`design/flow/run.sh`:
```
#!/bin/bash
# the make line also repeats each setting of config.mk as NAME=value (left out here)
make -C /OpenROAD-flow-scripts/flow DESIGN_CONFIG=/design/flow/config.mk WORK_HOME=/design/flow/orfs CLKGATE_MAP_FILE= finish
```
`design/flow/config.mk`:
```
export PLATFORM = sky130hd
export DESIGN_NAME = distorter_pipelined_368
export DESIGN_NICKNAME = distorter_pipelined_368
export VERILOG_FILES = /design/flow/design.v
export SDC_FILE = /design/flow/constraint.sdc
export NUM_CORES = 4
export LEC_CHECK = 0
export CAP_MARGIN = 10
export CORE_MARGIN = 2
export CORE_UTILIZATION = 72
export CTS_CLUSTER_DIAMETER = 341
export HOLD_SLACK_MARGIN = 0.3
export SETUP_SLACK_MARGIN = 0.71
export SLEW_MARGIN = 5
```
`design/flow/constraint.sdc`:
```
create_clock -name core_clock -period 7.16 [get_ports {clk_368}]
set_input_delay 1.4320 -clock core_clock [delete_from_list [all_inputs] [get_ports {clk_368}]]
set_output_delay 1.4320 -clock core_clock [all_outputs]
set_load 0.01 [all_outputs]
```
`design/flow/design.v`:
```
module distorter_pipelined_368 #(parameter INT_WIDTH = 4,
                                 FRACT_WIDTH = 12,
                                 DATA_WIDTH = INT_WIDTH + FRACT_WIDTH)
                                (input wire clk_368,
                                 input wire rst_n,
                                 input wire signed [DATA_WIDTH-1 : 0] in_r,
                                 input wire signed [DATA_WIDTH-1 : 0] in_i,
                                 input wire signed [DATA_WIDTH-1 : 0] a10_r,
                                 input wire signed [DATA_WIDTH-1 : 0] a10_i,
                                 input wire signed [DATA_WIDTH-1 : 0] a30_r,
                                 input wire signed [DATA_WIDTH-1 : 0] a30_i,
                                 input wire signed [DATA_WIDTH-1 : 0] a50_r,
                                 input wire signed [DATA_WIDTH-1 : 0] a50_i,
                                 output reg signed [DATA_WIDTH-1 : 0] out_r,
                                 output reg signed [DATA_WIDTH-1 : 0] out_i);
    wire signed [2*DATA_WIDTH-1 : 0] xin_r, xin_i;
    wire signed [DATA_WIDTH-1 : 0] xin_trunc_r, xin_trunc_i;
    wire signed [DATA_WIDTH-1 : 0] abs_squared;
    wire signed [2*DATA_WIDTH-1 : 0] abs_pwr_four;
    wire signed [DATA_WIDTH-1 : 0] abs_pwr_four_trunc;
    wire signed [2*DATA_WIDTH-1 : 0] half_mul1_r;
    wire signed [DATA_WIDTH-1 : 0] half_mul1_trunc_r;
    wire signed [2*DATA_WIDTH-1 : 0] half_mul1_i;
    wire signed [DATA_WIDTH-1 : 0] half_mul1_trunc_i;
    wire signed [DATA_WIDTH-1 : 0] add1_r;
    wire signed [DATA_WIDTH-1 : 0] add1_i;
    wire signed [2*DATA_WIDTH-1 : 0] half_mul2_r;
    wire signed [DATA_WIDTH-1 : 0] half_mul2_trunc_r;
    wire signed [2*DATA_WIDTH-1 : 0] half_mul2_i;
    wire signed [DATA_WIDTH-1 : 0] half_mul2_trunc_i;
    wire signed [DATA_WIDTH-1 : 0] add2_r;
    wire signed [DATA_WIDTH-1 : 0] add2_i;
    wire signed [2*DATA_WIDTH-1 : 0] mul1;
    wire signed [DATA_WIDTH-1 : 0] mul1_trunc;
    wire signed [2*DATA_WIDTH-1 : 0] mul2;
    wire signed [DATA_WIDTH-1 : 0] mul2_trunc;
    wire signed [2*DATA_WIDTH-1 : 0] mul3;
    wire signed [DATA_WIDTH-1 : 0] mul3_trunc;
    wire signed [2*DATA_WIDTH-1 : 0] mul4;
    wire signed [DATA_WIDTH-1 : 0] mul4_trunc;
    reg signed [DATA_WIDTH-1 : 0] in_r_reg1, in_i_reg1, in_r_reg2, in_i_reg2, in_r_reg3, in_i_reg3, in_r_reg4, in_i_reg4;
    wire signed [DATA_WIDTH-1 : 0] out_r_comb, out_i_comb;
    reg signed [DATA_WIDTH-1 : 0] a10_r_reg1, a10_i_reg1, a10_r_reg2, a10_i_reg2, a10_r_reg3, a10_i_reg3;
    reg signed [DATA_WIDTH-1 : 0] a30_r_reg1, a30_i_reg1, a30_r_reg2, a30_i_reg2;
    reg signed [DATA_WIDTH-1 : 0] a50_r_reg1, a50_i_reg1, a50_r_reg2, a50_i_reg2, a50_r_reg3, a50_i_reg3;
    reg signed [DATA_WIDTH-1 : 0] abs_squared_reg;
    reg signed [DATA_WIDTH-1 : 0] half_mul1_trunc_r_reg, half_mul1_trunc_i_reg;
    reg signed [DATA_WIDTH-1 : 0] abs_pwr_four_trunc_reg;
    reg signed [DATA_WIDTH-1 : 0] add1_r_reg, add1_i_reg;
    reg signed [DATA_WIDTH-1 : 0] half_mul2_trunc_r_reg, half_mul2_trunc_i_reg;
    reg signed [DATA_WIDTH-1 : 0] add2_r_reg;
    reg signed [DATA_WIDTH-1 : 0] add2_i_reg;
    reg signed [DATA_WIDTH-1 : 0] in_r_reg5, in_i_reg5;
    always@(posedge clk_368 or negedge rst_n)
    begin
        if (!rst_n)
        begin
            in_r_reg1              <= 'd0;
            in_i_reg1              <= 'd0;
            in_r_reg2              <= 'd0;
            in_i_reg2              <= 'd0;
            in_r_reg3              <= 'd0;
            in_i_reg3              <= 'd0;
            in_r_reg4              <= 'd0;
            in_i_reg4              <= 'd0;
            out_r                  <= 'd0;
            out_i                  <= 'd0;
            a10_r_reg1             <= 'd0;
            a10_i_reg1             <= 'd0;
            a10_r_reg2             <= 'd0;
            a10_i_reg2             <= 'd0;
            a10_r_reg3             <= 'd0;
            a10_i_reg3             <= 'd0;
            a30_r_reg1             <= 'd0;
            a30_i_reg1             <= 'd0;
            a30_r_reg2             <= 'd0;
            a30_i_reg2             <= 'd0;
            a50_r_reg1             <= 'd0;
            a50_i_reg1             <= 'd0;
            a50_r_reg2             <= 'd0;
            a50_i_reg2             <= 'd0;
            a50_r_reg3             <= 'd0;
            a50_i_reg3             <= 'd0;
            abs_squared_reg        <= 'd0;
            half_mul1_trunc_r_reg  <= 'd0;
            half_mul1_trunc_i_reg  <= 'd0;
            abs_pwr_four_trunc_reg <= 'd0;
            add1_r_reg             <= 'd0;
            add1_i_reg             <= 'd0;
            half_mul2_trunc_r_reg  <= 'd0;
            half_mul2_trunc_i_reg  <= 'd0;
            add2_r_reg             <= 'd0;
            add2_i_reg             <= 'd0;
            in_r_reg5              <= 'd0;
            in_i_reg5              <= 'd0;
        end
        else
        begin
            in_r_reg1              <= in_r;
            in_i_reg1              <= in_i;
            in_r_reg2              <= in_r_reg1;
            in_i_reg2              <= in_i_reg1;
            in_r_reg3              <= in_r_reg2;
            in_i_reg3              <= in_i_reg2;
            in_r_reg4              <= in_r_reg3;
            in_i_reg4              <= in_i_reg3;
            out_r                  <= out_r_comb;
            out_i                  <= out_i_comb;
            a10_r_reg1             <= a10_r;
            a10_i_reg1             <= a10_i;
            a10_r_reg2             <= a10_r_reg1;
            a10_i_reg2             <= a10_i_reg1;
            a10_r_reg3             <= a10_r_reg2;
            a10_i_reg3             <= a10_i_reg2;
            a30_r_reg1             <= a30_r;
            a30_i_reg1             <= a30_i;
            a30_r_reg2             <= a30_r_reg1;
            a30_i_reg2             <= a30_i_reg1;
            a50_r_reg1             <= a50_r;
            a50_i_reg1             <= a50_i;
            a50_r_reg2             <= a50_r_reg1;
            a50_i_reg2             <= a50_i_reg1;
            a50_r_reg3             <= a50_r_reg2;
            a50_i_reg3             <= a50_i_reg2;
            abs_squared_reg        <= abs_squared;
            half_mul1_trunc_r_reg  <= half_mul1_trunc_r;
            half_mul1_trunc_i_reg  <= half_mul1_trunc_i;
            abs_pwr_four_trunc_reg <= abs_pwr_four_trunc;
            add1_r_reg             <= add1_r;
            add1_i_reg             <= add1_i;
            half_mul2_trunc_r_reg  <= half_mul2_trunc_r;
            half_mul2_trunc_i_reg  <= half_mul2_trunc_i;
            add2_r_reg             <= add2_r;
            add2_i_reg             <= add2_i;
            in_r_reg5              <= in_r_reg4;
            in_i_reg5              <= in_i_reg4;
        end
    end
    assign xin_r       = in_r_reg1 * in_r_reg1;
    assign xin_trunc_r = xin_r >> (FRACT_WIDTH);
    assign xin_i       = in_i_reg1 * in_i_reg1;
    assign xin_trunc_i = xin_i >> (FRACT_WIDTH);
    assign abs_squared = xin_trunc_r + xin_trunc_i;
    assign abs_pwr_four       = abs_squared_reg * abs_squared_reg;
    assign abs_pwr_four_trunc = abs_pwr_four >> (FRACT_WIDTH);
    assign half_mul1_r       = abs_squared_reg * a30_r_reg2;
    assign half_mul1_trunc_r = half_mul1_r >> (FRACT_WIDTH);
    assign half_mul1_i       = abs_squared_reg * a30_i_reg2;
    assign half_mul1_trunc_i = half_mul1_i >> (FRACT_WIDTH);
    assign add1_r = half_mul1_trunc_r_reg + a10_r_reg3;
    assign add1_i = half_mul1_trunc_i_reg + a10_i_reg3;
    assign half_mul2_r       = abs_pwr_four_trunc_reg * a50_r_reg3;
    assign half_mul2_trunc_r = half_mul2_r >> (FRACT_WIDTH);
    assign half_mul2_i       = abs_pwr_four_trunc_reg * a50_i_reg3;
    assign half_mul2_trunc_i = half_mul2_i >> (FRACT_WIDTH);
    assign add2_r = half_mul2_trunc_r_reg + add1_r_reg;
    assign add2_i = half_mul2_trunc_i_reg + add1_i_reg;
    assign mul1       = add2_r_reg * in_r_reg5;
    assign mul1_trunc = mul1 >> (FRACT_WIDTH);
    assign mul2       = add2_i_reg * in_i_reg5;
    assign mul2_trunc = mul2 >> (FRACT_WIDTH);
    assign mul3       = add2_r_reg * in_i_reg5;
    assign mul3_trunc = mul3 >> (FRACT_WIDTH);
    assign mul4       = add2_i_reg * in_r_reg5;
    assign mul4_trunc = mul4 >> (FRACT_WIDTH);
    assign out_r_comb = mul1_trunc - mul2_trunc;
    assign out_i_comb = mul3_trunc + mul4_trunc;
endmodule
```
==> results.txt, run 1 <==
Implementation numbers.

- The setup TNS is -1060 ps.
- The total nets after synthesis is 14,800.
- The hold buffer count at CTS is 0.
- The xor and xnor area share after synthesis is 0.0348.
- The number of enable-type register cells in the synthesized netlist is 0.
- STA on the placed design reports a worst setup slack of -311 ps.
- The run finished, with violations left.
- The clock tree from TritonCTS is done.
- For the worst setup path, the data arrival time is 7900 ps.
- Along the critical path, the tally of buffer and inverter instances is 12.
- The script logs the ratio of routed vias to standard cells as 5.59.
- For this run, design rule violations remaining after detail routing come to 0.
- By area, the combinational part of the netlist is dominated by adder cells.
- The height of the die is 396 um.
- The final max-slew violation count recorded for this run is 0.
- The routed design shows a wire length per standard cell of 20.5 um.
- Synthesis inferred 608 register bits.
- The cell depth of the worst hold path is 0.
- TritonCTS reports the number of clock sinks as 608.
- The kind of critical path is flip-flop to flip-flop.
- The worst-path cell with the longest stage delay is sky130_fd_sc_hd__fa_1.
- In this run the cell area of the synthesized design comes to 110,000 um^2.
- The placed instance count is 13,700.
- The yosys-reported design area after synthesis is 110,000 um^2.
- The mux share of post-synthesis cell area is 0.000396.
- Failing layout checks were recorded as setup timing.
- The final-stage net count is 15,500.
- The transition at the pin with the smallest max-transition slack is 1180 ps.
- The horizontal die dimension is 396 um.
- The count of cell types in the netlist is 74.
- The total routing resource utilization after global routing is 0.383.
- The later pin in the worst-skew pair is clocked with a latency of 720 ps.
- The via count of the first global-routing pass was 87,900.
- According to the floorplan log, the row count is 143.
- Per the timing report, the most critical flop-to-flop path finishes at out_r[15]$_DFF_PN0_.
- For reference, the critical path is launched at in_r_reg5[5]$_DFF_PN0_.
- The post-synthesis cell count from yosys is 11,300.
- The worst-path maximum fanout is 8.
- The share of synthesized registers carrying an async set or reset is 1.00.
- The final weighted congestion in routability-driven placement is 0.963.
- Per the CTS log, the maximum H-tree level is 3.
- The tree is rooted in a sky130_fd_sc_hd__clkbuf_16.
- The floorplan die area is 157,000 um^2.
- Per the CTS log, the buffer count on the longest clock path is 3.
- The max-slew check reports its worst relative slack as 0.206.
- Buffers placed on the I/O ports in this run total 161.
- Of the total synthesized cell area, the portion taken by full adders, half adders and majority gates is 0.550.
- The critical path crosses 34 cells after its start point.
- The largest net degree at the start of global routing is 181.
- Per the detailed-route log, wirelength across all metal layers totals 289 mm.
- Each instance of the synthesized netlist takes up on average 9.76 um^2.
- After synthesis, the cell types taking the most area are sky130_fd_sc_hd__fa_1 44%, sky130_fd_sc_hd__dfrtp_1 14%, sky130_fd_sc_hd__ha_1 11%.
- The portion of the clock cycle consumed by the worst path in the final layout is 1.03.
- The worst hold slack across all endpoints is 333 ps.
- The top cell type by total area after synthesis is sky130_fd_sc_hd__fa_1.
- The final hold violation count is 0.
- The filler cell count in the final layout is 8,966.
- The half-perimeter wire length of the detailed placement result is 230 mm.
- The total core area is 152,000 um^2.
- Looking at the worst setup and hold paths, the clock pins of their registers show a slew of 70 ps.
- The library cell appearing most often on the critical path is sky130_fd_sc_hd__fa_1.
- STA puts the critical path data required time at 7720 ps.
- The routed layout has 78,600 vias.
- The dominant register cell is sky130_fd_sc_hd__dfrtp_1.
- The depth of the worst register-to-register path is 34.
- Across all stage logs, warnings added up to 49.
- The reg-to-reg setup timing slack is -180 ps.
- The post-route utilization of the core is recorded as 0.829.
- Synthesis handed over a netlist of 11,300 instances.
- The worst setup path is launched from a flip-flop.
- The most critical setup path has its endpoint at out_r[15]$_DFF_PN0_.
- The worst min-delay path endpoint is a50_i_reg3[11]$_DFF_PN0_.
- The synthesis stats list as the most numerous cell sky130_fd_sc_hd__inv_1.
- The count of cells in the finished layout, fillers not included, comes to 14,100.
- The final antenna-violating net count is 0.
- Global routing finished with a remaining overflow of 0.
- The synthesis-to-finish area growth is 14.1%.
- The path category of the worst min-delay check is flip-flop to flip-flop.
- The initial antenna violation count is 26.
- The floorplan step records an initial core utilization of 0.726.
- The worst hold path begins at a50_i_reg2[11]$_DFF_PN0_.
- The fraction of post-synthesis cell area in the top cell type by area is 0.444.
- The first global-routing pass estimated 464 mm of wire.
- Per Yosys stat, the portion of area used by sequential elements is 0.138.
- The sort of element at the end of the critical path is a flip-flop.
- The startpoint identified for the worst register-to-register timing path is in_r_reg5[5]$_DFF_PN0_.
- The number of detailed-routing iterations run before antenna repair is 6.
- In the final run the clock tree shows a worst skew of 39.0 ps.
- The setup slack after layout is -180 ps.
- Setup repair after global routing could not meet its margin everywhere.
- The largest incremental delay on the critical path is 520 ps.
- The cell family contributing the most delay on the critical path is adder cells.
- Based on the critical path, the design can be clocked at up to 0.136 GHz.
- Sorting the synthesized cells by how often they occur yields 3,006 x sky130_fd_sc_hd__inv_1, 2,448 x sky130_fd_sc_hd__fa_1, 1,353 x sky130_fd_sc_hd__nand2_1.
- The CTS buffer count is 73.
- The I/O pin count is 162.
- The number of warnings printed during yosys synthesis is 1.
- The final period demand of the worst path is 7340 ps.
- The violation count after the first detailed-route iteration is 5,853.
- In this run, the synthesized area fraction spent on AND-OR/OR-AND gates is recorded as 0.0325.
- The basic-gate share of the synthesized area counting and, or, nand and nor cells is 0.128.
- Max-cap violations in this run came to 0.
- The final count of negative-setup-slack endpoints is 10.
==> cell type report <==
class	instances	area, um^2	area share
well taps	2030	2540	0.0202
multi-input cells	7285	84900	0.674
diodes	4	10.0	0.0000794
flip-flops and latches	608	15300	0.122
clock inverters	47	629	0.00499
clock buffers	89	1980	0.0157
repair buffers	986	9310	0.0739
inverters	3010	11300	0.0897
==> what timing repair did <==
item	CTS	global route
setup buffers	100	98
endpoints found under the setup margin	71	69
cloned	2	3
pin swaps	159	177
gates resized	276	363
==> metrics by stage <==
| step | area (um^2) |
|---|---|
| 2_1_floorplan | 111000 |
| 3_3_place_gp | 119000 |
| 3_5_place_dp | 119000 |
| 4_1_cts | 124000 |
| 5_1_grt | 126000 |
| 6_report | 126000 |
==> routing by layer <==
metal	routed length, um	vias up	track usage
li1	-	34000	-
met3	23400	908	0.0677
met5	130	-	0
met4	17100	22	0.184
met2	141000	3228	0.627
met1	108000	40500	0.501
==> inputs of run 2 (changes only) <==
- CAP_MARGIN: 10 -> 20
- CORE_UTILIZATION: 72 -> 40
- CTS_CLUSTER_DIAMETER: 341 -> default
- HOLD_SLACK_MARGIN: 0.3 -> default
- SETUP_SLACK_MARGIN: 0.71 -> 2.32
- SLEW_MARGIN: 5 -> 20
- clock period: 7.16 -> 8.64 ns (I/O delays scaled with it)
==> run 2 against run 1 <==
  * Via count shrank 4.2%
  * Wire length shrank 0.52%
  * Highest routed layer unchanged
  * Worst hold slack lost 1.8 ps
  * Synthesized cell count is the same
  * The run now finishes clean
  * Cell area grew 0.25%
  * Sequential share of layout area grew 0.083 points
  * Critical path depth shrank 7
  * Die area grew 79%
  * Cell count grew 9.9%
==> results.txt, run 2 <==
Implementation numbers.

- The depth of the worst register-to-register path is 27.
- The top cell type by total area after synthesis is sky130_fd_sc_hd__fa_1.
- After synthesis the cells add up to 110,000 um^2.
- Per the skew report, the later register of the worst-skew pair sees a clock latency of 720 ps.
- The total core area is 274,000 um^2.
- The initial antenna violation count is 23.
- The stage logs contain a warning count of 47.
- The instance area at placement is 117,000 um^2.
- In the final report, the number of hold violations comes to 0.
- The reg-to-reg setup timing slack is 1240 ps.
- The H-tree generated during clock tree synthesis spans 3 levels.
- In this design, the critical path's most frequently occurring cell is sky130_fd_sc_hd__fa_1.
- The worst-path cell with the longest stage delay is sky130_fd_sc_hd__fa_1.
- Data on the critical path arrives at its endpoint at 7970 ps.
- The required time of the worst setup path is 9210 ps.
- Hold is met by 332 ps.
- The share of synthesized area in the top cell type comes to 0.444.
- After synthesis, the design contains 11,300 cells according to Yosys.
- In this run the number of cells on the critical path is 27.
- The number of cells produced by synthesis is 11,300.
- Per the gpl log, the routability congestion estimate is 0.897.
- The worst slew margin relative to its limit is 0.333.
- The synthesis-to-finish area growth is 14.4%.
- Per the synth stats, the flop cell with the highest instance count is sky130_fd_sc_hd__dfrtp_1.
- The synthesis run shows the most used standard cells to be 3,006 x sky130_fd_sc_hd__inv_1, 2,448 x sky130_fd_sc_hd__fa_1, 1,353 x sky130_fd_sc_hd__nand2_1.
- The largest incremental delay on the critical path is 540 ps.
- For met2 alone, demand over resource in global routing was 0.355.
- The total clock sinks is 608.
- The final tally of max-slew violations is 0.
- After layout, the setup clock skew is reported as 38.0 ps.
- Among the non-sequential cells, adder cells take the most area.
- Sorting the synthesis cell report by count puts at the top sky130_fd_sc_hd__inv_1.
- Setup repair after global routing could not meet its margin everywhere.
- The maximum count of clock buffers along a single path is 3.
- In the synthesis report, Yosys lists the chip area as 110,000 um^2.
- The most used routing layer in global routing is met2.
- For reference, the critical path is launched at in_i_reg5[4]$_DFF_PN0_.
- The initialized floorplan defines 192 standard-cell rows.
- Ranked by total cell area, the synthesized netlist is headed by sky130_fd_sc_hd__fa_1 44%, sky130_fd_sc_hd__dfrtp_1 14%, sky130_fd_sc_hd__ha_1 11%.
- The share of synthesized registers carrying an async set or reset is 1.00.
- The worst hold path terminates at in_r_reg3[14]$_DFF_PN0_.
- The violation count after the first detailed-route iteration is 4,303.
- The largest net degree at the start of global routing is 168.
- The post-synthesis share of cell area spent on and-or and or-and gates is 0.0325.
- The count of vias placed by the detailed router is 75,300.
- The worst register-to-register path begins at in_i_reg5[4]$_DFF_PN0_.
- The first TritonRoute pass finished after 6 iterations.
- The final wirelength is 287 mm.
- Post-route period utilization is reported as 0.856.
- The average via count per standard cell is 4.88.
- The run finished with no timing, DRC or antenna violations.
- The timing report attributes the biggest portion of critical-path delay to adder cells.
- The remaining design rule violation count is 0.
- The worst setup path is of the flip-flop to flip-flop kind.
- In this run, synthesis produced a sequential element count of 608.
- The global routing report lists met1 layer usage as 0.283.
- The setup slack after layout is 1240 ps.
- The total grt overflow is 0.
- The horizontal die dimension is 529 um.
- For reference, the clock transition at the flip-flops on the worst setup and hold paths is 50 ps.
- The average instance in the mapped netlist occupies 9.76 um^2.
- The synthesis report lists the Yosys warning total as 1.
- The final timing report counts setup violations totalling 0.
- The total nets after synthesis is 14,800.
- For this sky-water flow run, the detailed-routed wirelength per cell is reported as 18.6 um.
- Derived from the worst setup path, the maximum achievable clock frequency is 0.135 GHz.
- Along the worst hold path, the cell count comes to 0.
- In this run the clock root is driven by a sky130_fd_sc_hd__clkbuf_16.
- The worst-case setup slack after placement is 760 ps.
- The buffers plus inverters on the worst setup path is 6.
- The I/O pin count is 162.
- The total routing resource utilization after global routing is 0.212.
- Of the post-synthesis cell area, the part taken by muxes is 0.000396.
- The final antenna-violating net count is 0.
- TritonCTS built the clock tree.
- The destination of the worst register-to-register timing path is out_i[15]$_DFF_PN0_.
- The floorplan die area is 280,000 um^2.
- The pin closest to its max-slew limit shows a slew of 993 ps.
- The destination of the critical timing path is out_i[15]$_DFF_PN0_.
- For this run, the register share of the synthesized area comes to 0.138.
- The post-route cell area is 126,000 um^2.
- The height of the die is 529 um.
- STA classifies the critical path endpoint as a flip-flop.
- The half-perimeter wire length of the detailed placement result is 224 mm.
- The report counts max-capacitance violations totalling 0.
- After routing, the total negative slack on setup checks comes to 0 ps.
- The share of the core filled by cells before placement is 0.403.
- The filler cells instantiated in the layout total 25,600.
- The path category of the worst min-delay check is flip-flop to flip-flop.
- The via count of the first global-routing pass is 84,400.
- The cell-mix breakdown from Yosys lists the simple-gate area share as 0.128.
- The start point of the worst min-delay path is in_r_reg2[14]$_DFF_PN0_.
- For met3 alone, demand over resource in global routing was 0.0282.
- The CTS buffer count is 79.
- According to the finish report, the design has a final net count of 15,200.
- Counting I/O delays and the setup requirement, the final critical path takes 7400 ps.
- The count of cell types in the netlist is 74.
- STA classifies the critical path startpoint as a flip-flop.
- In this run, the synthesized area fraction spent on xor and xnor cells is recorded as 0.0348.
- The first-pass GRT wire length is 464 mm.
- The synthesized design contains 0 enable-type register cells.
- The arithmetic-cell share of the synthesized area counting full adders, half adders and majority gates is 0.550.
- Of all nets on the critical path, the largest fanout is 6.
- The number of port buffers is 161.
## run 2: timing repair
action,in CTS,in global routing
pin swaps,234,211
cloned,5,4
hold endpoints to repair,0,0
buffers inserted,221,111
hold buffers,0,0
resized,522,354
endpoints found under the setup margin,106,83
## run 2: area by class of cell
class	instances	area (um^2)	area share
well taps	3686	4610	0.0365
clock buffers	103	2210	0.0175
clock inverters	38	474	0.00375
repair buffers	707	6880	0.0544
multi-input cells	7285	85300	0.675
diodes	7	17.5	0.000139
flip-flops and latches	608	15500	0.123
inverters	3010	11300	0.0897
## run 2: per-stage QoR
step | util | cells
finish | 0.461 | 15400
global route | 0.461 | 15400
CTS | 0.452 | 15300
detailed placement | 0.428 | 15000
global placement | 0.428 | 15000
floorplan | - | 11300
## run 2: routing by layer
metal	share of wire	vias up	wire, um
li1	-	33400	-
met1	0.42	39500	120000
met2	0.49	1940	140000
met3	0.055	460	15800
met4	0.039	4	11300
met5	0.00011	-	32
==> inputs of run 3 (changes only) <==
- CORE_UTILIZATION: 40 -> 56
- SETUP_SLACK_MARGIN: 2.32 -> default
- SLEW_MARGIN: 20 -> 25
- clock period: 8.64 -> 13.9 ns (I/O delays scaled with it)
==> run 3 against run 2 <==
  * Still clean
  * Cell count shrank 9.6%
  * Synthesized cell count is the same
  * Core utilization grew 14 points
  * Wire length shrank 6.0%
  * Register-to-register slack gained 4000 ps
  * Via count shrank 3.4%
  * Die area shrank 28%
  * Clock-buffer cell count shrank 12
  * Critical path depth grew 1
  * Highest routed layer unchanged
==> results.txt, run 3 <==
Implementation numbers.

- The flow ran to the end and the layout has no timing, DRC or antenna violations.
- The initial utilization of the core area, before any placement, comes to 0.562.
- The average via count per standard cell is 5.21.
- In this run the layout overhead on the synthesized area is reported as 6.35%.
- The dominant register cell is sky130_fd_sc_hd__dfrtp_1.
- The required time of the worst setup path is 14,520 ps.
- The number of cells produced by synthesis is 11,300.
- The net count after synthesis is 14,800.
- The height of the die is 448 um.
- The kind of launch point of the worst setup path is a flip-flop.
- Averaged over all synthesized cells, the footprint is 9.76 um^2.
- In this run the cell area of the synthesized design comes to 110,000 um^2.
- Per the synthesis report, the XOR/XNOR share of the synthesized area is 0.0348.
- The initialized floorplan defines 163 standard-cell rows.
- The largest single stage delay on the critical path is 740 ps.
- The transition at the pin with the smallest max-transition slack is 1050 ps.
- The kind of critical path is flip-flop to flip-flop.
- Grouping stages by cell kind, the critical path spends the most delay in adder cells.
- The overall die size recorded for this design is 201,000 um^2.
- From the final report, the count of setup violators was given as 0.
- In the log, the iteration count for the first detailed-route pass is 6.
- The half-perimeter wire length of the detailed placement result is 215 mm.
- In this run the maximum-capacitance check reported violations numbering 0.
- According to the floorplan report, the placeable core area is 197,000 um^2.
- Gates resized during post-CTS repair numbered 0.
- For this block, the via count after detailed routing is 72,800.
- Checking max transition, the worst relative margin is 0.297.
- The total grt overflow is 0.
- In the synthesized netlist, the cells that appear most often are 3,006 x sky130_fd_sc_hd__inv_1, 2,448 x sky130_fd_sc_hd__fa_1, 1,353 x sky130_fd_sc_hd__nand2_1.
- Setup repair after global routing left no endpoint under its margin.
- STA puts the critical path data arrival time at 9310 ps.
- The number of setup buffers added after CTS is 0.
- The I/O pin count is 162.
- The initial antenna violation count is 23.
- For this sky-water flow run, the detailed-routed wirelength per cell is reported as 19.3 um.
- The timing report gives the worst reg2reg path a setup slack of 5210 ps.
- The clock network latency to the later pin of the worst-skew pair is 750 ps.
- The final hold violation count is 0.
- The worst hold path passes through 0 cells.
- The CTS buffer count is 76.
- OpenROAD emitted warnings numbering 43.
- The most frequent cell after synthesis is sky130_fd_sc_hd__inv_1.
- Per the synth log, the flip-flop and latch total comes to 608.
- The final antenna-violating net count is 0.
- The final period demand of the worst path is 8690 ps.
- OpenSTA lists the critical path endpoint as out_r[15]$_DFF_PN0_.
- The source of the worst register-to-register timing path is in_i_reg5[1]$_DFF_PN0_.
- The portion of the clock cycle consumed by the worst path in the final layout is 0.625.
- Summed over all instances, the cell type with the most area after synthesis is sky130_fd_sc_hd__fa_1.
- The most numerous cell type found on the critical path is sky130_fd_sc_hd__fa_1.
- The fraction of post-synthesis cell area in the top cell type by area is 0.444.
- In this run the number of cells on the critical path is 28.
- For this design, the CTS-stage hold fixing added 0 buffers.
- Yosys stat counts 11,300 cells in the synthesized netlist.
- The worst setup path is captured at a flip-flop.
- The final weighted congestion in routability-driven placement is 0.881.
- The largest net degree at the start of global routing is 167.
- The violation count after the first detailed-route iteration is 3,839.
- For reference, the final report shows the max-slew violation count at 0.
- TritonRoute reported its final design rule violation total as 0.
- The clock skew after layout is 69.5 ps.
- Routing resource usage on met3 recorded by global route was 0.0300.
- The final wirelength is 270 mm.
- The startpoint identified for the worst hold timing path is in_i_reg2[7]$_DFF_PN0_.
- The largest individual stage delay along the critical path comes from the cell sky130_fd_sc_hd__dfrtp_2.
- The met2 global-route usage is 0.496.
- The layer flagged by global routing as most heavily used is met2.
- Per the synthesis report, the AND-OR/OR-AND share of the synthesized area is 0.0325.
- The buffers plus inverters on the worst setup path is 4.
- Per the placement report, the placed cell count is 13,800.
- The final-stage net count is 14,800.
- The count of cell types in the netlist is 74.
- The number of warnings printed during yosys synthesis is 1.
- The count of buffers added on input and output ports is 161.
- For the final routed database, the setup TNS stands at 0 ps.
- The number of enable-type register cells in the synthesized netlist is 0.
- Per the CTS log, the buffer count on the longest clock path is 3.
- The destination of the worst register-to-register timing path is out_r[15]$_DFF_PN0_.
- The worst hold slack across all endpoints is 305 ps.
- Of the total synthesized cell area, the portion taken by full adders, half adders and majority gates is 0.550.
- The path category of the worst min-delay check is flip-flop to flip-flop.
- The depth of the worst register-to-register path is 28.
- For this run, the register share of the synthesized area comes to 0.138.
- Counting flops with an async set or reset pin after synthesis yields a share of 1.00.
- The filler cell count in the final layout is 17,200.
- The maximum operating frequency is 0.115 GHz.
- Across every metal layer, demand over resource in global routing totals 0.288.
- The clock tree synthesis step divided the H-tree into 3 levels.
- Sorting the synthesized cells by area gives the leading types as sky130_fd_sc_hd__fa_1 44%, sky130_fd_sc_hd__dfrtp_1 14%, sky130_fd_sc_hd__ha_1 11%.
- The clock edge transition at the registers on the reported setup and hold paths is 60 ps.
- The basic-gate share of the synthesized area counting and, or, nand and nor cells is 0.128.
- The first-pass GRT wire length is 447 mm.
- For met1 alone, demand over resource in global routing was 0.384.
- From left edge to right edge, the die measures 448 um.
- The launching instance or port of the critical path is in_i_reg5[1]$_DFF_PN0_.
- Leaving out filler cells and counting taps, the final layout contains 14,000.
- The cell at the root of the clock tree is sky130_fd_sc_hd__clkbuf_16.
- The clock tree from TritonCTS is done.
- The endpoint of the worst hold path is reported as in_i_reg3[7]$_DFF_PN0_.
- The yosys-reported design area after synthesis is 110,000 um^2.
- For reference, the mux area share after synthesis is 0.000396.
- The via count of the first global-routing pass came to 81,700.
- The main logic family after synthesis is adder cells.
- The worst-path maximum fanout is 31.
- Counting every sink on the clock net gives 608.
[run 3: stage by stage]
step                      worst slack, ps  cell area [um^2]  utilization
final                                5210            117000        0.597
after CTS                            4750            117000        0.597
after global placement               4900            115000        0.584
after global routing                 4560            117000        0.597
after detailed placement             4810            115000        0.584
after floorplan                      6260            110000            -
[run 3: layout make-up]
cell class | instances | area, um^2 | area share
diodes | 4 | 10.0 | 0.0000852
multi-input cells | 7285 | 82400 | 0.701
flip-flops and latches | 608 | 15200 | 0.130
repair buffers | 282 | 2550 | 0.0217
clock buffers | 91 | 2030 | 0.0173
inverters | 3010 | 11300 | 0.0962
clock inverters | 48 | 674 | 0.00574
well taps | 2640 | 3300 | 0.0281
[run 3: metal layers]
metal / wire length, um / vias to the layer above
met5: 27 / -
li1: - / 32500
met2: 136000 / 1598
met3: 11600 / 434
met4: 9540 / 4
met1: 113000 / 38200
==> inputs of run 4 (changes only) <==
- ABC_AREA: default -> 0
- CELL_PAD_IN_SITES_GLOBAL_PLACEMENT: default -> 0
- CORE_ASPECT_RATIO: default -> 0.78
- CORE_UTILIZATION: 56 -> 72
- MIN_ROUTING_LAYER: default -> met1
- PLACE_DENSITY: default -> 0.37
- SETUP_SLACK_MARGIN: default -> -0.35
- SLEW_MARGIN: 25 -> 35
- TNS_END_PERCENT: default -> 5
- clock period: 13.9 -> 5.34 ns (I/O delays scaled with it)
==> run 4 against run 3 <==
  * The layout now fails its checks (setup timing)
  * Critical path depth grew 5
  * Setup slack worse by 7600 ps
  * Via count increased by 15%
  * Register-to-register slack worse by 7600 ps
  * Die area is 22% lower
  * First-iteration DRC count grew 100%
  * Non-clock buffer count up 1424
  * Largest cell class unchanged
  * Highest routed layer unchanged
==> results.txt, run 4 <==
Implementation numbers.

- The worst-path maximum fanout is 4.
- Among all flip-flop cells after synthesis, the most frequent one is sky130_fd_sc_hd__dfrtp_1.
- The basic-gate share of the synthesized area counting and, or, nand and nor cells is 0.128.
- The number of maximum-capacitance constraint violations is 0.
- From synthesis to final layout, the design area changed by 18.4%.
- The clock network latency to the later pin of the worst-skew pair is 740 ps.
- Across all register-to-register paths, the minimum setup slack is -2410 ps.
- Across every metal layer, demand over resource in global routing totals 0.413.
- A synthesized cell averages 9.76 um^2.
- The final timing report gives a worst setup slack of -2410 ps.
- Across all layers, the routed design uses 83,300 vias.
- The horizontal die dimension reported for this design is 447 um.
- The area of the mapped netlist is 110,000 um^2.
- 162 I/O pins were placed.
- The number of port buffers is 161.
- Looking at the max-slew report, the worst-margin pin has a slew of 873 ps.
- The via count of the first global-routing pass is 93,200.
- The endpoint identified for the worst register-to-register timing path is abs_squared_reg[15]$_DFF_PN0_.
- The row count is 126.
- The remaining design rule violation count is 0.
- The source of the worst register-to-register timing path is in_i_reg1[2]$_DFF_PN0_.
- The synthesis run shows the most used standard cells to be 3,006 x sky130_fd_sc_hd__inv_1, 2,448 x sky130_fd_sc_hd__fa_1, 1,353 x sky130_fd_sc_hd__nand2_1.
- The share of the core filled by cells before placement is 0.728.
- CTS built an H-tree with a depth of 3.
- Per the synthesis report, the AND-OR/OR-AND share of the synthesized area is 0.0325.
- The first TritonRoute pass finished after 6 iterations.
- The final max-slew violation count recorded for this run is 0.
- TritonCTS built the clock tree.
- The share of the yosys chip area belonging to registers is 0.138.
- The number of nets handed over by synthesis was 14,800.
- The post-synthesis cell count from yosys is 11,300.
- The run finished, with violations left.
- The total overflow left after global routing is 0.
- Setup repair after global routing could not meet its margin everywhere.
- After synthesis, the cell types taking the most area are sky130_fd_sc_hd__fa_1 44%, sky130_fd_sc_hd__dfrtp_1 14%, sky130_fd_sc_hd__ha_1 11%.
- Among the non-sequential cells, adder cells take the most area.
- The longest incremental delay of any stage on the critical path is reported as 730 ps.
- After synthesis, the chip area reported by Yosys is 110,000 um^2.
- Of the total synthesized cell area, the portion taken by XOR and XNOR cells is 0.0348.
- In this run the clock root is driven by a sky130_fd_sc_hd__clkbuf_16.
- The clock skew after layout is 49.6 ps.
- The maximum operating frequency is 0.129 GHz.
- The most frequent cell after synthesis is sky130_fd_sc_hd__inv_1.
- The overall die size recorded for this design is 157,000 um^2.
- The HPWL after detailed placement is 247 mm.
- The instance area at placement is 126,000 um^2.
- After synthesis, the share of flip-flops with an asynchronous set or reset is 1.00.
- The sort of element at the end of the critical path is a flip-flop.
- By instance count, the cell type seen most on the critical path is sky130_fd_sc_hd__fa_1.
- In the final layout, the multi-input gates occupy 84,600 um^2.
- The clock drives 608 sinks.
- The fraction of post-synthesis cell area in the top cell type by area is 0.444.
- Per STA, the endpoint of the critical path is abs_squared_reg[15]$_DFF_PN0_.
- The largest net degree at the start of global routing is 134.
- CTS added clock buffers totalling 69.
- The final wirelength is 316 mm.
- The number of warnings in the stage logs is 48.
- The die is 350 um tall.
- The worst hold slack across all endpoints is 316 ps.
- The layout stage reports a final design area of 131,000 um^2.
- At the placement stage, the worst setup path has a slack of -2490 ps.
- The clock edge transition at the registers on the reported setup and hold paths is 70 ps.
- The number of enable-type register cells in the synthesized netlist is 0.
- The total stage count of the critical path is 33.
- Per the synthesis report, the adder-cell share of the synthesized area is 0.550.
- The data arrival time at the worst-slack endpoint is 8340 ps.
- Summing all multiplexer cells gives an area fraction of 0.000396.
- The cell family contributing the most delay on the critical path is adder cells.
- The first routing iteration left 7,727 violations.
- In this run the standard cell core region covers 152,000 um^2.
- The synthesized netlist contains 74 unique library cells.
- The initial antenna violation count is 12.
- Per the gpl log, the routability congestion estimate is 0.981.
- Nets still carrying antenna violations after routing amount to 0.
- Synthesis inferred 608 register bits.
- Per the finish-stage timing summary, setup violations number 127.
- The final hold violation count is 0.
- The critical path is of the flip-flop to flip-flop type.
- The synthesized netlist handed to floorplanning was reported with a cell count of 11,300.
- STA classifies the critical path startpoint as a flip-flop.
- Per the post-run analysis, buffers plus inverters along the critical path come to 8.
- The timing report shows that the slowest cell on the worst path is sky130_fd_sc_hd__fa_1.
- The final layout report lists a filler cell count of 8,006.
- The routed design shows a wire length per standard cell of 21.4 um.
- The most critical min-delay path falls under primary input to asynchronous set/reset pin.
- Per the layout area report, the register area comes to 15,300 um^2.
- The checks that failed were setup timing.
- Dividing the final minimum period by the clock period gives 1.45.
- The depth of the worst register-to-register path is 33.
- The first global-routing pass estimated 496 mm of wire.
- In this run the tightest slew margin relative to its limit is 0.418.
- Summed over all instances, the cell type with the most area after synthesis is sky130_fd_sc_hd__fa_1.
- According to the timing report, the critical path is launched from in_i_reg1[2]$_DFF_PN0_.
- The synthesis report lists the Yosys warning total as 1.
- Subtracting the final worst setup slack from the clock period gives 7750 ps.
- Data on the critical path is required at its endpoint by 5930 ps.
- The final layout contains 16,200 nets.
- The average via count per standard cell is 5.64.
- The maximum count of clock buffers along a single path is 3.
## run 4: timing repair
item | in CTS | in global routing
hold buffers | 0 | 0
pin swaps | 150 | 74
gates resized | 347 | 180
endpoints found under the setup margin | 120 | 118
buffers inserted | 68 | 17
## run 4: cell type report
cell class              instances  area share
diodes                          3   0.0000574
flip-flops and latches        608       0.117
clock buffers                  84      0.0142
inverters                    3010      0.0864
well taps                    2048      0.0196
multi-input cells            7285       0.647
repair buffers               1706       0.112
clock inverters                40     0.00417
## run 4: metrics by stage
stage	instances	util	setup TNS (ps)
5_1_grt	14800	0.861	-145170
4_1_cts	14800	0.855	-111840
3_3_place_gp	14600	0.827	-135360
3_5_place_dp	14600	0.827	-149100
2_1_floorplan	11300	-	-68380
6_report	14800	0.861	-124210
## run 4: routing by layer
layer | vias to the layer above | share of wire | global-route usage
li1 | 35400 | - | -
met1 | 42000 | 0.37 | 0.559
met2 | 4691 | 0.46 | 0.637
met3 | 1201 | 0.11 | 0.105
met4 | 14 | 0.059 | 0.186
met5 | - | 0.00029 | 0
==> inputs of run 5 (changes only) <==
- ABC_AREA: 0 -> default
- CELL_PAD_IN_SITES_GLOBAL_PLACEMENT: 0 -> default
- CORE_ASPECT_RATIO: 0.78 -> default
- CORE_UTILIZATION: 72 -> 66
- MIN_ROUTING_LAYER: met1 -> default
- PLACE_DENSITY: 0.37 -> default
- SETUP_SLACK_MARGIN: -0.35 -> default
- SLEW_MARGIN: 35 -> 20
- TNS_END_PERCENT: 5 -> default
- clock period: 5.34 -> 7.34 ns (I/O delays scaled with it)
==> run 5 against run 4 <==
  * The layout still fails its checks (setup timing)
  * Sequential cell count stayed put
  * First-iteration DRC count is 30% lower
  * Cell area is 3.8% lower
  * Clock-buffer cell count is 5 higher
  * Register-to-register slack better by 2200 ps
  * Wire length is 6.9% lower
  * Largest cell class unchanged
==> results.txt, run 5 <==
Implementation numbers.

- The worst-path cell with the longest stage delay is sky130_fd_sc_hd__fa_1.
- The worst slew margin relative to its limit is 0.284.
- The filler cell count in the final layout is 11,800.
- The data arrival time at the worst-slack endpoint is 8150 ps.
- The total clock sinks is 608.
- Setup repair after global routing could not meet its margin everywhere.
- The largest incremental delay on the critical path is 570 ps.
- OpenROAD emitted warnings numbering 48.
- The path category of the worst min-delay check is flip-flop to flip-flop.
- The layout stage reports a final design area of 126,000 um^2.
- The post-synthesis share of cell area spent on and-or and or-and gates is 0.0325.
- The run finished, with violations left.
- The number of cells on the worst hold path is listed as 0.
- The kind of launch point of the worst setup path is a flip-flop.
- The reg-to-reg setup timing slack is -180 ps.
- In the final report, the number of pins over their slew limit comes to 0.
- In the floorplan report the effective utilization is 0.663.
- The synthesis-to-finish area growth is 13.9%.
- The remaining design rule violation count is 0.
- The arithmetic-cell share of the synthesized area counting full adders, half adders and majority gates is 0.550.
- The report lists the number of standard-cell rows as 150.
- The final weighted congestion in routability-driven placement is 0.988.
- The mux share of post-synthesis cell area is 0.000396.
- The launching instance or port of the critical path is in_i_reg1[5]$_DFF_PN0_.
- Nets still carrying antenna violations after routing amount to 0.
- The area of the mapped netlist is 110,000 um^2.
- Counting every net in the synthesized netlist gives 14,800.
- For the worst reg-to-reg path, the endpoint reported by OpenROAD is abs_squared_reg[4]$_DFF_PN0_.
- Once detailed placement completed, the half-perimeter wirelength came to 240 mm.
- The total routing resource utilization after global routing is 0.356.
- The utilization after layout is 0.755.
- In this run, synthesis inferred 0 flip-flops with an integrated enable.
- The net count of the finished layout is 15,600.
- The transition at the pin with the smallest max-transition slack is 1070 ps.
- The horizontal die dimension is 413 um.
- The die is 413 um tall.
- The number of maximum-capacitance constraint violations is 0.
- The total grt overflow is 0.
- As reported, the later end of the worst-skew pair has a clock insertion delay of 730 ps.
- The synthesis report lists the Yosys warning total as 1.
- The portion of the clock cycle consumed by the worst path in the final layout is 1.02.
- The number of cells reported by Yosys stat comes to 11,300.
- The via count of the first global-routing pass is 85,500.
- For reference, the most critical setup path is categorized as flip-flop to flip-flop.
- After synthesis the netlist holds a flip-flop and latch count of 608.
- The destination of the critical timing path is abs_squared_reg[4]$_DFF_PN0_.
- The initial antenna violation count is 15.
- The sort of element at the end of the critical path is a flip-flop.
- During placement, the flow inserted port buffers numbering 161.
- Timing would allow up to 0.133 GHz.
- The floorplan die area is 171,000 um^2.
- The top cell type by total area after synthesis is sky130_fd_sc_hd__fa_1.
- By instance count, the cell type seen most on the critical path is sky130_fd_sc_hd__buf_4.
- The most frequent cell after synthesis is sky130_fd_sc_hd__inv_1.
- The final timing report lists a hold violation count of 0.
- Looking at the reg2reg group, the worst path starts from in_i_reg1[5]$_DFF_PN0_.
- Pin placement for this block handled 162 I/O pins.
- The critical path in the final layout is reported with a setup slack of -177 ps.
- The worst-path maximum fanout is 4.
- The fraction of post-synthesis cell area in the top cell type by area is 0.444.
- Failing layout checks were recorded as setup timing.
- The gate-level netlist out of Yosys references 74 unique cell types.
- The main logic family after synthesis is adder cells.
- The first detailed-routing pass took 6 iterations.
- The timing report gives the clock slew at the launch and capture registers of the worst setup and hold paths as 70 ps.
- The buffers plus inverters on the worst setup path is 18.
- Yosys reports that the most numerous cell types are 3,006 x sky130_fd_sc_hd__inv_1, 2,448 x sky130_fd_sc_hd__fa_1, 1,353 x sky130_fd_sc_hd__nand2_1.
- The instance area at placement is 120,000 um^2.
- The first global-routing pass estimated 464 mm of wire.
- The number of cells produced by synthesis is 11,300.
- The synthesized netlist has a Yosys-reported chip area of 110,000 um^2.
- The clock H-tree reported by CTS has 3 levels.
- The clock tree from TritonCTS is done.
- After synthesis, the cell types taking the most area are sky130_fd_sc_hd__fa_1 44%, sky130_fd_sc_hd__dfrtp_1 14%, sky130_fd_sc_hd__ha_1 11%.
- The script logs the mean routed wire length per placed instance as 20.6 um.
- The final count of negative-setup-slack endpoints is 9.
- In the final run the clock tree shows a worst skew of 41.3 ps.
- In this run, the synthesized area fraction spent on xor and xnor cells is recorded as 0.0348.
- The top cell family by delay on the critical path is adder cells.
- The worst-case setup slack after placement is -694 ps.
- Data on the critical path is required at its endpoint by 7970 ps.
- The floorplan step defined a core boundary enclosing 167,000 um^2.
- The violation count after the first detailed-route iteration is 5,436.
- The hold buffer count at CTS is 0.
- The cell-mix breakdown from Yosys lists the simple-gate area share as 0.128.
- The post-synthesis average cell area is 9.76 um^2.
- The maximum count of clock buffers along a single path is 3.
- Per the detail_route report, vias per standard cell equal 5.46.
- The final wirelength is 294 mm.
- In this run the most critical hold path is launched from a10_i_reg1[3]$_DFF_PN0_.
- The total stage count of the critical path is 36.
- Buffers inserted during clock tree synthesis total 75.
- The number of cells on the worst reg-to-reg path is 36.
- The largest net degree at the start of global routing is 167.
- For this run, the register share of the synthesized area comes to 0.138.
- The dominant register cell is sky130_fd_sc_hd__dfrtp_1.
- The detailed router placed 78,200 vias in this run.
- The worst path in the final design needs a cycle of 7520 ps, including I/O delays and setup.
- The cell at the root of the clock tree is sky130_fd_sc_hd__clkbuf_16.
- Per the synth stats, the proportion of register bits with asynchronous set or reset is 1.00.
- Hold analysis lists the worst path endpoint as a10_i_reg2[3]$_DFF_PN0_.
-- run 5: timing repair --
item / CTS / global route
buffers inserted: 60 / 70
gates cloned: 0 / 3
setup endpoints to repair: 20 / 29
gates resized: 201 / 395
pin swaps: 100 / 233
-- run 5: final cells by class --
class | count | area (um^2) | area share
Timing Repair Buffer | 1067 | 9440 | 0.0750
Multi-Input combinational cell | 7285 | 84600 | 0.672
Antenna cell | 2 | 5.00 | 0.0000398
Sequential cell | 608 | 15300 | 0.121
Tap cell | 2204 | 2760 | 0.0219
Clock inverter | 46 | 480 | 0.00382
Clock buffer | 89 | 2030 | 0.0161
Inverter | 3010 | 11300 | 0.0898
-- run 5: through the flow --
stage	hold WS [ps]	cells	TNS, ps
after floorplan	331	11300	-19.8
after global placement	332	14000	-4920
after detailed placement	335	14000	-7080
after CTS	328	14200	-351
after global routing	329	14300	-4310
final	328	14300	-708
-- run 5: routing by layer --
layer  GRT usage  share of wire  up-vias
met3      0.0666          0.077      727
li1            -              -    34100
met1       0.482           0.40    40500
met4       0.143          0.049       12
met2       0.574           0.48     2830
met5           0        0.00025        -
==> inputs of run 6 (changes only) <==
- ABC_AREA: default -> 0
- CAP_MARGIN: 20 -> 5
- CELL_PAD_IN_SITES_GLOBAL_PLACEMENT: default -> 0
- CORE_ASPECT_RATIO: default -> 0.99
- CORE_UTILIZATION: 66 -> 72
- HOLD_SLACK_MARGIN: default -> 0.06
- MIN_ROUTING_LAYER: default -> met1
- PLACE_DENSITY: default -> 0.64
- SETUP_SLACK_MARGIN: default -> -0.54
- SLEW_MARGIN: 20 -> 35
- TNS_END_PERCENT: default -> 40
- clock period: 7.34 -> 5.57 ns (I/O delays scaled with it)
==> run 6 against run 5 <==
  * The layout still fails its checks (setup timing)
  * Core utilization up 11 points
  * Wire length up 4.8%
  * Die area down 8.3%
  * Setup slack worse by 1800 ps
  * Synthesized area unchanged
  * Sequential cell count unchanged
  * Cell area up 5.0%
  * Cell count up 3.6%
  * First-iteration DRC count up 18%
  * Via count up 6.0%
  * Synthesized cell count unchanged
  * Critical path type unchanged
==> results.txt, run 6 <==
Implementation numbers.

- The run finished, with violations left.
- The final layout contains routed wiring with a total length of 308 mm.
- For this configuration, the core starts out at a cell density of 0.722.
- The report lists the violated layout checks as setup timing.
- The worst-path cell with the longest stage delay is sky130_fd_sc_hd__fa_2.
- The clock skew after layout is 50.9 ps.
- Registers take 15,300 um^2.
- The row count is 143.
- The arithmetic-cell share of the synthesized area counting full adders, half adders and majority gates is 0.550.
- On the worst setup and hold paths after CTS, the clock-pin slew comes to 70 ps.
- The final count of negative-setup-slack endpoints is 116.
- The kind of launch point of the worst setup path is a flip-flop.
- For the worst flop-to-flop path, the logic depth is 31.
- The average via count per standard cell is 5.59.
- The number of maximum-capacitance violations recorded for the run is 0.
- The final-stage net count is 16,200.
- The destination of the critical timing path is abs_squared_reg[14]$_DFF_PN0_.
- The height of the die is 394 um.
- The I/O pin count is 162.
- The post-synthesis average cell area is 9.76 um^2.
- The area of the mapped netlist is 110,000 um^2.
- The initial antenna violation count is 16.
- Setup repair after global routing could not meet its margin everywhere.
- The post-synthesis share of cell area spent on and-or and or-and gates is 0.0325.
- The dominant register cell is sky130_fd_sc_hd__dfrtp_1.
- Yosys mapped a number of flops with a built-in enable equal to 0.
- Synthesis produced a netlist whose cell count is 11,300.
- The via count of the first global-routing pass is 93,300.
- The filler cell count in the final layout is 8,037.
- The placed instance count is 14,600.
- The routed layout reports a DRC error count of 0.
- The clock network latency to the later pin of the worst-skew pair is 730 ps.
- In the placement report, post-DP HPWL is listed as 241 mm.
- The count of placed standard cells in the final layout, fillers left out is 14,800.
- Of the synthesized area, sequential elements account for 0.138.
- The finished layout reports a core utilization of 0.864.
- The portion of the clock cycle consumed by the worst path in the final layout is 1.35.
- Per the slew report, the remaining headroom to the max-slew limit stands at 0.300.
- The total area inside the core boundary comes to 153,000 um^2.
- The cell family contributing the most delay on the critical path is adder cells.
- The CTS buffer count is 72.
- The first detailed-routing pass ran for 8 iterations.
- Logged for this run, the post-placement worst setup slack is -1970 ps.
- The final hold violation count is 0.
- The layout report lists the multi-input gate area as 85,300 um^2.
- The stat command in Yosys gives a chip area of 110,000 um^2.
- Entering global routing, the biggest net connects 152 pins.
- The cell at the root of the clock tree is sky130_fd_sc_hd__clkbuf_16.
- In this design, the critical path's most frequently occurring cell is sky130_fd_sc_hd__inv_1.
- The most frequently used library cell after synthesis is sky130_fd_sc_hd__inv_1.
- Warnings reported by Yosys during synthesis add up to 1.
- The main area contributors are sky130_fd_sc_hd__fa_1 44%, sky130_fd_sc_hd__dfrtp_1 14%, sky130_fd_sc_hd__ha_1 11%.
- Subtracting the final worst setup slack from the clock period gives 7510 ps.
- The source of the worst register-to-register timing path is in_i_reg1[3]$_DFF_PN0_.
- Per the post-synthesis report, the nets total 14,800.
- The flip-flop and latch count after synthesis is 608.
- The launching instance or port of the critical path is in_i_reg1[3]$_DFF_PN0_.
- The post-synthesis cell count from yosys is 11,300.
- Derived from the worst setup path, the maximum achievable clock frequency is 0.133 GHz.
- In the synthesized netlist, the cells that appear most often are 3,006 x sky130_fd_sc_hd__inv_1, 2,448 x sky130_fd_sc_hd__fa_1, 1,353 x sky130_fd_sc_hd__nand2_1.
- In this run the deepest clock path goes through 3 buffers.
- The buffers plus inverters on the worst setup path is 8.
- The first global-routing pass estimated 489 mm of wire.
- Per the synthesis report, the dominant area consumer among library cells is sky130_fd_sc_hd__fa_1.
- The global routing report lists combined usage of all routing layers as 0.404.
- The worst-path maximum fanout is 8.
- Detailed routing inserted a total of 82,900 vias.
- The final tally of max-slew violations is 0.
- The floorplan die area is 157,000 um^2.
- The number of warnings in the stage logs is 51.
- The maximum level of the CTS H-tree is 3.
- The path category of the worst min-delay check is primary input to asynchronous set/reset pin.
- The post-CTS hold buffer count recorded in the log is 0.
- The mux share of post-synthesis cell area is 0.000396.
- The required time of the worst setup path is 6190 ps.
- The setup slack after layout is -1940 ps.
- The cell-mix breakdown from Yosys lists the XOR/XNOR area share as 0.0348.
- The main logic family after synthesis is adder cells.
- The STA report counts the stages on the worst setup path as 31.
- Per the synthesis report, the simple-gate share of the synthesized area is 0.128.
- The sort of element at the end of the critical path is a flip-flop.
- The count of cell types in the netlist is 74.
- The largest incremental delay on the critical path is 580 ps.
- In the synthesized netlist the async set-or-reset flop fraction comes to 1.00.
- The number of port buffers is 161.
- The final antenna-violating net count is 0.
- The critical path is of the flip-flop to flip-flop type.
- Dividing the detail-routed wire length by the instance count gives 20.8 um.
- The endpoint identified for the worst register-to-register timing path is abs_squared_reg[14]$_DFF_PN0_.
- The reg-to-reg setup timing slack is -1940 ps.
- The clock tree from TritonCTS is done.
- The synthesis-to-finish area growth is 19.6%.
- The transition at the pin with the smallest max-transition slack is 1040 ps.
- The fraction of post-synthesis cell area in the top cell type by area is 0.444.
- The clock drives 608 sinks.
- For this block, the initial DRC count from the detailed router was 6,398.
- Per the OpenROAD floorplan log, the width of the die is 398 um.
- Recorded from the global router log, the overflow total was 0.
- The final weighted congestion in routability-driven placement is 0.948.
- The data arrival time at the worst-slack endpoint is 8140 ps.
## run 6: stage by stage
stage                     area [um^2]  setup TNS, ps  hold WS [ps]
after global placement         126000         -90160           331
after detailed placement       126000        -104280           335
after global routing           132000        -114980           252
after floorplan                111000         -42590           331
after CTS                      130000         -78340           229
final                          132000         -90630           263
## run 6: repair_timing
| item | CTS | global route |
|---|---|---|
| setup buffers | 66 | 74 |
| pin swaps | 164 | 200 |
| cloned | 3 | 4 |
| gates resized | 313 | 315 |
| endpoints found under the setup margin | 88 | 98 |
## run 6: layout make-up
cell class,count,area share
Multi-Input combinational cell,7285,0.646
Clock inverter,45,0.00467
Timing Repair Buffer,1748,0.114
Sequential cell,608,0.116
Antenna cell,9,0.000170
Tap cell,2030,0.0192
Inverter,3010,0.0855
Clock buffer,87,0.0146
## run 6: per-layer routing
layer  share of wire  global-route usage
met5         0.00032                   0
met4           0.063               0.206
met3           0.087              0.0744
met2            0.49               0.662
met1            0.36               0.519
==> inputs of run 7 (changes only) <==
- ABC_AREA: 0 -> default
- CAP_MARGIN: 5 -> 20
- CELL_PAD_IN_SITES_GLOBAL_PLACEMENT: 0 -> default
- CORE_ASPECT_RATIO: 0.99 -> default
- CORE_UTILIZATION: 72 -> 61
- CTS_CLUSTER_SIZE: default -> 98
- HOLD_SLACK_MARGIN: 0.06 -> default
- MIN_ROUTING_LAYER: met1 -> default
- PLACE_DENSITY: 0.64 -> default
- SETUP_SLACK_MARGIN: -0.54 -> default
- SLEW_MARGIN: 35 -> 20
- TNS_END_PERCENT: 40 -> default
- clock period: 5.57 -> 9.0 ns (I/O delays scaled with it)
==> run 7 against run 6 <==
  * Now clean on timing, DRC and antenna
  * Sequential cell count stayed put
  * Synthesized cell count unchanged
  * Clock skew is 8.5 ps lower
  * First-iteration DRC count shrank 36%
  * Worst hold slack improved by 54 ps
  * Largest cell class unchanged
  * Register-to-register slack better by 2500 ps
  * Clock-buffer cell count rose by 6
  * Critical path depth unchanged
  * Synthesized area unchanged
  * Non-clock buffer count decreased by 1393
==> results.txt, run 7 <==
Implementation numbers.

- The kind of critical path is flip-flop to flip-flop.
- The number of warnings in the stage logs is 45.
- At the placement stage, the worst setup path has a slack of 563 ps.
- The required time of the worst setup path is 9640 ps.
- The total stage count of the critical path is 31.
- The clock passes through at most 3 buffers.
- Setup repair after global routing left no endpoint under its margin.
- For the pin with the worst max-slew slack, the measured transition is 1140 ps.
- Summing every instance area after synthesis gives 110,000 um^2.
- Overall routing resource usage recorded by global route was 0.317.
- Once synthesis finished, the tally of register bits stood at 608.
- STA classifies the critical path startpoint as a flip-flop.
- The xor and xnor area share after synthesis is 0.0348.
- The clock tree from TritonCTS is done.
- The total clock sinks is 608.
- The flow ran to the end and the layout has no timing, DRC or antenna violations.
- Of the post-synthesis cell area, the dominant cell type holds 0.444.
- On the critical path the data arrives at 9100 ps.
- The filler cell count in the final layout is 15,000.
- The maximum level of the CTS H-tree is 3.
- The final weighted congestion in routability-driven placement is 0.929.
- The depth of the worst register-to-register path is 31.
- After global routing the overflow that remains totals 0.
- The largest incremental delay on the critical path is 600 ps.
- Per the CTS log, the root buffer master is sky130_fd_sc_hd__clkbuf_16.
- The destination of the critical timing path is out_i[14]$_DFF_PN0_.
- The floorplan die area is 185,000 um^2.
- The setup TNS is 0 ps.
- The destination of the worst register-to-register timing path is out_i[14]$_DFF_PN0_.
- The number of detailed-routing iterations run before antenna repair is 6.
- The clock edge transition at the registers on the reported setup and hold paths is 70 ps.
- The total core area is 180,000 um^2.
- Yosys shows that the main logic family after synthesis is adder cells.
- The dominant register cell is sky130_fd_sc_hd__dfrtp_1.
- The clock skew after layout is 42.5 ps.
- The path category of the worst min-delay check is flip-flop to flip-flop.
- Across all checked pins, the minimum headroom to the slew limit is 0.241.
- STA classifies the critical path endpoint as a flip-flop.
- The buffers plus inverters on the worst setup path is 5.
- The final hold violation count is 0.
- The number of warnings printed during yosys synthesis is 1.
- The arithmetic-cell share of the synthesized area counting full adders, half adders and majority gates is 0.550.
- Entering global routing, the biggest net connects 149 pins.
## run 7: layout make-up
class                      count  area share
multi-input combinational   7285       0.700
antenna                        2   0.0000425
sequential                   608       0.129
clock buffer                  93      0.0174
clock inverter                46     0.00567
tap                         2370      0.0252
inverter                    3010      0.0960
timing repair buffer         355      0.0266
## run 7: what timing repair did
action	CTS	global route
setup buffers	0	0
hold buffers	0	0
setup endpoints to repair	0	6
gates resized	0	4
## run 7: per-stage QoR
| step | util | cell area, um^2 | hold slack, ps | instances |
|---|---|---|---|---|
| after floorplan | - | 110000 | 331 | 11300 |
| after global placement | 0.637 | 115000 | 332 | 13600 |
| after detailed placement | 0.637 | 115000 | 335 | 13600 |
| after CTS | 0.653 | 118000 | 316 | 13800 |
| after global routing | 0.653 | 118000 | 327 | 13800 |
| final | 0.653 | 118000 | 317 | 13800 |
## run 7: per-layer routing
layer / GRT usage / vias up
li1: - / 32700
met1: 0.432 / 38300
met2: 0.524 / 1959
met3: 0.0449 / 462
met4: 0.110 / 4
met5: 0 / -
